==> trial 96: inputs <==
==> flow/design.v (excerpt) <==
module alu_add (
    input   logic           clk_i,
    input   logic           rst_i,
    input   logic [36:0]    left_i,      
    input   logic [36:0]    right_i,     
    output  logic           in_ready_o,
    input   logic           in_valid_i,
    output  logic [36:0]    result_o,    
    input   logic           out_ready_i,
    output  logic           out_valid_o
);
typedef enum logic [1:0] {
    S_IDLE,
    S_NORMALIZE,
    S_ADD,
    S_RENORMALIZE
} state_t;
state_t state_d, state_q;
logic [$clog2(calc_pkg::NumDigits):0] counter_d, counter_q;
logic in_ready_d, in_ready_q;
logic out_valid_d, out_valid_q;
assign out_valid_o = out_valid_q;
assign in_ready_o = in_ready_q;
calc_pkg::num_t left_d, left_q;
calc_pkg::num_t right_d, right_q;
calc_pkg::num_t result_d, result_q;
calc_pkg::bcd_t result_extra_d, result_extra_q;
logic carryborrow_d, carryborrow_q;
assign result_o = out_valid_q ? result_q : '0;
logic [4:0] nibble_sum;
always_comb begin
    nibble_sum = 'x;
    carryborrow_d = carryborrow_q;
    if (state_q != S_ADD) begin
        carryborrow_d = 0;
    end else if (left_q.sign == right_q.sign) begin
        nibble_sum =
            left_q.significand[counter_q]
            + right_q.significand[counter_q]
            + 4'(carryborrow_q);
        if (nibble_sum >= 10) begin
            nibble_sum += 6;
        end
        carryborrow_d = nibble_sum[4];
    end else begin
        if (left_q.significand > right_q.significand) begin
  ...
export LEC_CHECK = 0
export ABC_AREA = 1
export CAP_MARGIN = 20
export CORE_MARGIN = 2
export CORE_UTILIZATION = 72
export CTS_CLUSTER_DIAMETER = 244
export CTS_CLUSTER_SIZE = 96
export SLEW_MARGIN = 20
export TNS_END_PERCENT = 20
create_clock -name core_clock -period 4.0 [get_ports {clk_i}]
run.sh (not shown) runs the stock make flow with config.mk's settings and CLKGATE_MAP_FILE=.
==> build 13: changes against trial 96 <==
Settings changed: PLACE_DENSITY set to 0.38, SETUP_SLACK_MARGIN set to 0.54.
==> flow/constraint.sdc (replaced) <==
create_clock -name core_clock -period 4.34 [get_ports {clk_i}]
set_input_delay 0.8680 -clock core_clock [delete_from_list [all_inputs] [get_ports {clk_i}]]
set_output_delay 0.8680 -clock core_clock [all_outputs]
set_load 0.01 [all_outputs]
==> trial 22: changes against trial 96 <==
Settings changed: ABC_AREA 1 to not set, CTS_CLUSTER_DIAMETER 244 to 104, CTS_CLUSTER_SIZE 96 to not set, PLACE_DENSITY_LB_ADDON set to 0.15, SETUP_SLACK_MARGIN set to 0.47, TNS_END_PERCENT 20 to not set.
==> flow/constraint.sdc (replaced) <==
create_clock -name core_clock -period 1.56 [get_ports {clk_i}]
set_input_delay 0.3120 -clock core_clock [delete_from_list [all_inputs] [get_ports {clk_i}]]
set_output_delay 0.3120 -clock core_clock [all_outputs]
set_load 0.01 [all_outputs]
==> results <==
item                                                                                                       build 13                    trial 96                   trial 22
Result of the run                                                                        complete, but fails checks  complete, but fails checks  aborted with a tool error
Last stage reached                                                                                                -                           -         detailed placement
Reasons for failing layout checks                                                                      setup timing                setup timing                          -
Xor/xnor share of the synthesized area                                                                      0.01001                     0.01001                    0.02303
Router iterations before antenna repair                                                                          14                          19                          -
Rel. slew slack                                                                                              0.2928                      0.3162                          -
Mux share                                                                                                         0                           0                     0.1185
Final hold violation count                                                                                        0                           0                          -
Net switching power                                                                                        2.581 mW                    2.488 mW                          -
Via density per instance                                                                                      7.176                       6.717                          -
Min-Delay Startpoint                                                                                    out_valid_q                 out_valid_q                          -
Reg-to-reg endpoint                                                                                    result_q[10]                result_q[25]                          -
Peak supply drop                                                                                        0.0003424 V                 0.0003701 V                          -
Worst setup path endpoint                                                                              result_q[10]                result_q[25]                          -
Root buffer cell                                                                         sky130_fd_sc_hd__clkbuf_16  sky130_fd_sc_hd__clkbuf_16                          -
Number of non-clock buffers in the layout                                                                       161                         151                          -
Syn_nets                                                                                                       1512                        1512                       1172
Final WL                                                                                                   36460 µm                    31560 µm                          -
Post-Synth AOI/OAI Area                                                                                      0.2499                      0.2499                     0.2345
Worst Path Arrival                                                                                          4.76 ns                     4.64 ns                          -
Seq group                                                                                                   1.41 mW                     1.52 mW                          -
Top cell type by instance count after synthesis                                            sky130_fd_sc_hd__nand2_1    sky130_fd_sc_hd__nand2_1   sky130_fd_sc_hd__dfxtp_1
Clock transition at the register clock pins on the worst setup and hold paths after CTS                     0.06 ns                     0.06 ns                          -

---

==> inputs of job 1102 <==
==> flow/design.v <==
package calc_pkg;
    typedef struct packed {
        logic on;
        logic off;
        logic mem_rc;
        logic mem_sub;
        logic mem_add;
        logic op_percent;
        logic op_sqrt;
        logic op_div;
        logic op_mul;
        logic op_sub;
        logic op_add;
        logic op_eq;
        logic dot;
        logic num_1;
        logic num_2;
        logic num_3;
        logic num_4;
        logic num_5;
        logic num_6;
        logic num_7;
        logic num_8;
        logic num_9;
        logic num_0;
    } buttons_t;
    typedef enum logic [4:0] {
        B_NONE,          
        B_ON,            
        B_OFF,           
        B_MEM_RC,        
        B_MEM_SUB,       
        B_MEM_ADD,       
        B_OP_PERCENT,    
        B_OP_SQRT,       
        B_OP_DIV,        
        B_OP_MUL,        
        B_OP_SUB,        
        B_OP_ADD,        
        B_OP_EQ,         
        B_DOT,           
        B_NUM_1,         
        B_NUM_2,         
        B_NUM_3,         
        B_NUM_4,         
        B_NUM_5,         
        B_NUM_6,         
        B_NUM_7,         
        B_NUM_8,         
        B_NUM_9,         
        B_NUM_0,         
        B_UNKNOWN        
    } active_button_t;
    function automatic logic isNumberButton(active_button_t active_button);
        isNumberButton = ((active_button >= calc_pkg::B_NUM_1) && (active_button <= calc_pkg::B_NUM_0));
    endfunction
    function automatic logic isOpButton(active_button_t active_button);
        isOpButton = ((active_button >= calc_pkg::B_OP_DIV) && (active_button <= calc_pkg::B_OP_ADD));
    endfunction
    function automatic logic isEqButton(active_button_t active_button);
        isEqButton = (active_button == calc_pkg::B_OP_EQ);
    endfunction
    function automatic logic isDotButton(active_button_t active_button);
        isDotButton = (active_button == calc_pkg::B_DOT);
    endfunction
    typedef logic [3:0] bcd_t;
    function automatic logic [6:0] bcd2segments(bcd_t bcd);
        unique case (bcd)
            4'd0: bcd2segments = 7'b1111110;
            4'd1: bcd2segments = 7'b0110000;
            4'd2: bcd2segments = 7'b1101101;
            4'd3: bcd2segments = 7'b1111001;
            4'd4: bcd2segments = 7'b0110011;
            4'd5: bcd2segments = 7'b1011011;
            4'd6: bcd2segments = 7'b1011111;
            4'd7: bcd2segments = 7'b1110000;
            4'd8: bcd2segments = 7'b1111111;
            4'd9: bcd2segments = 7'b1111011;
            default: bcd2segments = 7'bxxxxxxx;
        endcase
    endfunction
    typedef enum logic [1:0] {
        OP_NONE,
        OP_ADD,
        OP_MUL,
        OP_DIV
    } op_t;
    function automatic op_t button2op(active_button_t active_button);
        unique case (active_button)
            calc_pkg::B_OP_DIV: button2op = calc_pkg::OP_DIV;
            calc_pkg::B_OP_MUL: button2op = calc_pkg::OP_MUL;
            calc_pkg::B_OP_SUB: button2op = calc_pkg::OP_ADD;
            calc_pkg::B_OP_ADD: button2op = calc_pkg::OP_ADD;
            default: button2op = calc_pkg::OP_NONE;
        endcase
    endfunction
    function automatic bcd_t button2bcd(active_button_t active_button);
        unique case (active_button)
            calc_pkg::B_NUM_1: button2bcd = 1;
            calc_pkg::B_NUM_2: button2bcd = 2;
            calc_pkg::B_NUM_3: button2bcd = 3;
            calc_pkg::B_NUM_4: button2bcd = 4;
            calc_pkg::B_NUM_5: button2bcd = 5;
            calc_pkg::B_NUM_6: button2bcd = 6;
            calc_pkg::B_NUM_7: button2bcd = 7;
            calc_pkg::B_NUM_8: button2bcd = 8;
            calc_pkg::B_NUM_9: button2bcd = 9;
            calc_pkg::B_NUM_0: button2bcd = 0;
            default: button2bcd = 0;
        endcase
    endfunction
    parameter NumDigits = 8;
    typedef logic unsigned [$clog2(NumDigits)-1:0] exponent_t;
    typedef struct packed {
        logic error;
        logic sign;
        exponent_t exponent;
        bcd_t [NumDigits-1:0] significand;
    } num_t;
    function automatic num_t neg(num_t num);
        neg = num;
        neg.sign = !num.sign;
    endfunction
endpackage
module alu_add (
    input   logic           clk_i,
    input   logic           rst_i,
    input   logic [36:0]    left_i,      
    input   logic [36:0]    right_i,     
    output  logic           in_ready_o,
    input   logic           in_valid_i,
    output  logic [36:0]    result_o,    
    input   logic           out_ready_i,
    output  logic           out_valid_o
);
typedef enum logic [1:0] {
    S_IDLE,
    S_NORMALIZE,
    S_ADD,
    S_RENORMALIZE
} state_t;
state_t state_d, state_q;
logic [$clog2(calc_pkg::NumDigits):0] counter_d, counter_q;
logic in_ready_d, in_ready_q;
logic out_valid_d, out_valid_q;
assign out_valid_o = out_valid_q;
assign in_ready_o = in_ready_q;
calc_pkg::num_t left_d, left_q;
calc_pkg::num_t right_d, right_q;
calc_pkg::num_t result_d, result_q;
calc_pkg::bcd_t result_extra_d, result_extra_q;
logic carryborrow_d, carryborrow_q;
assign result_o = out_valid_q ? result_q : '0;
logic [4:0] nibble_sum;
always_comb begin
    nibble_sum = 'x;
    carryborrow_d = carryborrow_q;
    if (state_q != S_ADD) begin
        carryborrow_d = 0;
    end else if (left_q.sign == right_q.sign) begin
        nibble_sum =
            left_q.significand[counter_q]
            + right_q.significand[counter_q]
            + 4'(carryborrow_q);
        if (nibble_sum >= 10) begin
            nibble_sum += 6;
        end
        carryborrow_d = nibble_sum[4];
    end else begin
        if (left_q.significand > right_q.significand) begin
            nibble_sum =
                6'(left_q.significand[counter_q])
                - 6'(right_q.significand[counter_q])
                - 6'(carryborrow_q);
        end else begin
            nibble_sum =
                6'(right_q.significand[counter_q])
                - 6'(left_q.significand[counter_q])
                - 6'(carryborrow_q);
        end
        carryborrow_d = nibble_sum[4];
        if ($signed(nibble_sum) < 0) begin
            nibble_sum += 10;
        end
    end
end
always_comb begin
    state_d = state_q;
    out_valid_d = out_valid_q;
    in_ready_d = in_ready_q;
    counter_d = counter_q;
    left_d = left_q;
    right_d = right_q;
    result_d = result_q;
    result_extra_d = result_extra_q;
    unique case (state_q)
        S_IDLE: begin
            result_d = '0;
            if (in_valid_i) begin
                left_d = left_i;
                right_d = right_i;
                state_d = S_NORMALIZE;
                in_ready_d = 0;
            end
        end
        S_NORMALIZE: begin
            if (left_q.exponent < right_q.exponent) begin
                left_d.significand = (left_q.significand >> 4);
                left_d.exponent++;
            end else if (left_q.exponent > right_q.exponent) begin
                right_d.significand = (right_q.significand >> 4);
                right_d.exponent++;
            end else begin
                state_d = S_ADD;
                counter_d = 0;
            end
        end
        S_ADD: begin
            result_d.exponent = left_q.exponent;
            if (left_q.sign == right_q.sign) begin
                result_extra_d = carryborrow_d;
            end
            if (left_q.significand > right_q.significand) begin
                result_d.sign = left_q.sign;
            end else begin
                result_d.sign = right_q.sign;
            end
            result_d.significand[counter_q] = 4'(nibble_sum);
            counter_d++;
            if (counter_d == calc_pkg::NumDigits) begin
                state_d = S_RENORMALIZE;
            end
        end
        S_RENORMALIZE: begin
            if (result_extra_q != '0) begin  
                result_extra_d = '0;
                result_d.significand = ({result_extra_q, result_q.significand} >> 4);
                result_d.exponent++;
                if (result_d.exponent == 0)
                    result_d.error = 1;
            end else if ((result_q.exponent != 0) && (result_q.significand[calc_pkg::NumDigits-1] == 0)) begin  
                result_d.significand = (result_q.significand << 4);
                result_d.exponent--;
            end else begin  
                out_valid_d = 1;
                if (result_d.significand == 0)
                    result_d.sign = 0;
                if (out_valid_q && out_ready_i) begin
                    state_d = S_IDLE;
                    out_valid_d = 0;
                    in_ready_d = 1;
                    result_d = '0;
                end
            end
        end
    endcase
end
always_ff @(posedge clk_i) begin
    if (rst_i) begin
        state_q <= S_IDLE;
        out_valid_q <= 0;
        in_ready_q <= 1;
        counter_q <= '0;
        left_q <= '0;
        right_q <= '0;
        result_q <= '0;
        result_extra_q <= '0;
        carryborrow_q <= 0;
    end else begin
        state_q <= state_d;
        out_valid_q <= out_valid_d;
        in_ready_q <= in_ready_d;
        counter_q <= counter_d;
        left_q <= left_d;
        right_q <= right_d;
        result_q <= result_d;
        result_extra_q <= result_extra_d;
        carryborrow_q <= carryborrow_d;
    end
end
endmodule
==> flow/run.sh <==
#!/bin/bash
# the make line also repeats each setting of config.mk as NAME=value (left out here)
make -C /OpenROAD-flow-scripts/flow DESIGN_CONFIG=/design/flow/config.mk WORK_HOME=/design/flow/orfs CLKGATE_MAP_FILE= finish
==> flow/config.mk <==
export PLATFORM = sky130hd
export DESIGN_NAME = alu_add
export DESIGN_NICKNAME = alu_add
export VERILOG_FILES = /design/flow/design.v
export SDC_FILE = /design/flow/constraint.sdc
export NUM_CORES = 4
export LEC_CHECK = 0
export ABC_AREA = 1
export CAP_MARGIN = 20
export CORE_MARGIN = 2
export CORE_UTILIZATION = 72
export CTS_CLUSTER_DIAMETER = 400
export CTS_CLUSTER_SIZE = 100
export PLACE_DENSITY = 0.4
export SLEW_MARGIN = 20
==> flow/constraint.sdc <==
create_clock -name core_clock -period 5.01 [get_ports {clk_i}]
set_input_delay 1.0020 -clock core_clock [delete_from_list [all_inputs] [get_ports {clk_i}]]
set_output_delay 1.0020 -clock core_clock [all_outputs]
set_load 0.01 [all_outputs]
==> inputs of job 348, as changes to job 1102 <==
==> flow/config.mk (replaced) <==
export PLATFORM = sky130hd
export DESIGN_NAME = alu_add
export DESIGN_NICKNAME = alu_add
export VERILOG_FILES = /design/flow/design.v
export SDC_FILE = /design/flow/constraint.sdc
export NUM_CORES = 4
export LEC_CHECK = 0
export CAP_MARGIN = 20
export CORE_MARGIN = 2
export CORE_UTILIZATION = 72
export CTS_CLUSTER_DIAMETER = 104
export SETUP_SLACK_MARGIN = 0.39
export SLEW_MARGIN = 20
==> flow/constraint.sdc (replaced) <==
create_clock -name core_clock -period 1.56 [get_ports {clk_i}]
set_input_delay 0.3120 -clock core_clock [delete_from_list [all_inputs] [get_ports {clk_i}]]
set_output_delay 0.3120 -clock core_clock [all_outputs]
set_load 0.01 [all_outputs]
==> inputs of job 4036, as changes to job 1102 <==
==> flow/config.mk (replaced) <==
export PLATFORM = sky130hd
export DESIGN_NAME = alu_add
export DESIGN_NICKNAME = alu_add
export VERILOG_FILES = /design/flow/design.v
export SDC_FILE = /design/flow/constraint.sdc
export NUM_CORES = 4
export LEC_CHECK = 0
export ABC_AREA = 0
export CAP_MARGIN = 20
export CORE_ASPECT_RATIO = 1.32
export CORE_MARGIN = 2
export CORE_UTILIZATION = 72
export CTS_CLUSTER_DIAMETER = 397
export CTS_CLUSTER_SIZE = 95
export SETUP_SLACK_MARGIN = 1.5
export SLEW_MARGIN = 20
==> flow/constraint.sdc (replaced) <==
create_clock -name core_clock -period 6.53 [get_ports {clk_i}]
set_input_delay 1.3060 -clock core_clock [delete_from_list [all_inputs] [get_ports {clk_i}]]
set_output_delay 1.3060 -clock core_clock [all_outputs]
set_load 0.01 [all_outputs]
==> flow_results.xml <==
<?xml version="1.0" encoding="UTF-8"?>
<metrics>
  <group name="logic_synthesis">
    <metric name="fa_ha_area_share" unit="%">10.0</metric>
    <metric name="yosys_stat_chip_area" unit="um^2">8690</metric>
    <metric name="synth_largest_type_area_fraction" unit="%">27.9</metric>
    <metric name="synth-seq-area-share" unit="%">27.9</metric>
    <metric name="synth.area.mux_share" unit="%">11.8</metric>
    <metric name="postSynthNetCount" unit="">1172</metric>
    <metric name="syn_avg_cell_area" unit="um^2">8.46</metric>
    <metric name="synth.cellmix.simpleShare" unit="%">18.4</metric>
    <metric name="synthDistinctLibCells" unit="">77</metric>
    <metric name="synth.top_cells.by_area" unit="">dfxtp_1 28%, ha_1 8.6%, mux2i_1 7.1%</metric>
  </group>
  <group name="outcome">
    <metric name="tool.error" unit="">[ERROR DPL-0038] Utilization greater than 100%, impossible to legalize</metric>
    <metric name="stop_stage" unit="">detailed placement (3_5_place_dp)</metric>
    <metric name="outcome" unit="">did not finish</metric>
  </group>
  <group name="floorplan">
    <metric name="die_area" unit="um^2">13000</metric>
    <metric name="initial_utilization" unit="%">73.0</metric>
    <metric name="floorplan_core_area" unit="um^2">11900</metric>
    <metric name="floorplan_row_count" unit="">40</metric>
  </group>
  <group name="place">
    <metric name="place.gp.congestion" unit="">1.10</metric>
  </group>
</metrics>
(the above is from job 348)
==> flow_results.xml <==
<?xml version="1.0" encoding="UTF-8"?>
<metrics>
  <group name="logic_synthesis">
    <metric name="fa_ha_area_share" unit="%">10.0</metric>
    <metric name="postSynthNetCount" unit="">1172</metric>
    <metric name="synth_largest_type_area_fraction" unit="%">27.9</metric>
    <metric name="synth.cellmix.simpleShare" unit="%">18.4</metric>
    <metric name="syn_avg_cell_area" unit="um^2">8.46</metric>
    <metric name="synth.top_cells.by_area" unit="">dfxtp_1 28%, ha_1 8.6%, mux2i_1 7.1%</metric>
    <metric name="synth-seq-area-share" unit="%">27.9</metric>
    <metric name="yosys_stat_chip_area" unit="um^2">8690</metric>
    <metric name="synthDistinctLibCells" unit="">77</metric>
  </group>
  <group name="route">
    <metric name="routed-via-count" unit="">8747</metric>
    <metric name="n_antenna_cell" unit="">0</metric>
  </group>
  <group name="outcome">
    <metric name="outcome" unit="">timing/DRC/antenna clean</metric>
  </group>
  <group name="place">
    <metric name="place.gp.congestion" unit="">0.954</metric>
  </group>
  <group name="floorplan">
    <metric name="die_area" unit="um^2">13000</metric>
    <metric name="floorplan_row_count" unit="">46</metric>
    <metric name="initial_utilization" unit="%">73.0</metric>
    <metric name="floorplan_core_area" unit="um^2">11900</metric>
  </group>
  <group name="worst_setup_path">
    <metric name="crit_end" unit="">result_q[10]</metric>
  </group>
</metrics>
(the above is from job 4036)
==> flow_results.xml <==
<?xml version="1.0" encoding="UTF-8"?>
<metrics>
  <group name="logic_synthesis">
    <metric name="postSynthNetCount" unit="">1512</metric>
    <metric name="yosys_stat_chip_area" unit="um^2">8750</metric>
    <metric name="synth_largest_type_area_fraction" unit="%">27.7</metric>
    <metric name="synth.area.mux_share" unit="%">0</metric>
    <metric name="fa_ha_area_share" unit="%">9.95</metric>
    <metric name="synth.top_cells.by_area" unit="">dfxtp_1 28%, nand2_1 16%, o21ai_0 8.7%</metric>
    <metric name="synthDistinctLibCells" unit="">49</metric>
  </group>
  <group name="worst_setup_path">
    <metric name="timing.critical_path.from_type" unit="">register</metric>
    <metric name="ff2ff_path_depth" unit="">24</metric>
  </group>
  <group name="floorplan">
    <metric name="die_area" unit="um^2">13100</metric>
    <metric name="initial_utilization" unit="%">73.2</metric>
  </group>
  <group name="clocking">
    <metric name="htree_levels" unit="">4</metric>
    <metric name="cts-buffers-inserted" unit="">17</metric>
  </group>
  <group name="outcome">
    <metric name="outcome" unit="">timing/DRC/antenna clean</metric>
  </group>
  <group name="place">
    <metric name="place_inst" unit="">1568</metric>
  </group>
  <group name="layout">
    <metric name="finalInstanceArea" unit="um^2">10500</metric>
    <metric name="sh_seq_area" unit="%">23.1</metric>
  </group>
  <group name="worst_hold_path">
    <metric name="hold_path_startpoint" unit="">out_valid_q</metric>
  </group>
</metrics>
(the above is from job 1102)
Power and IR drop assume default switching activity.
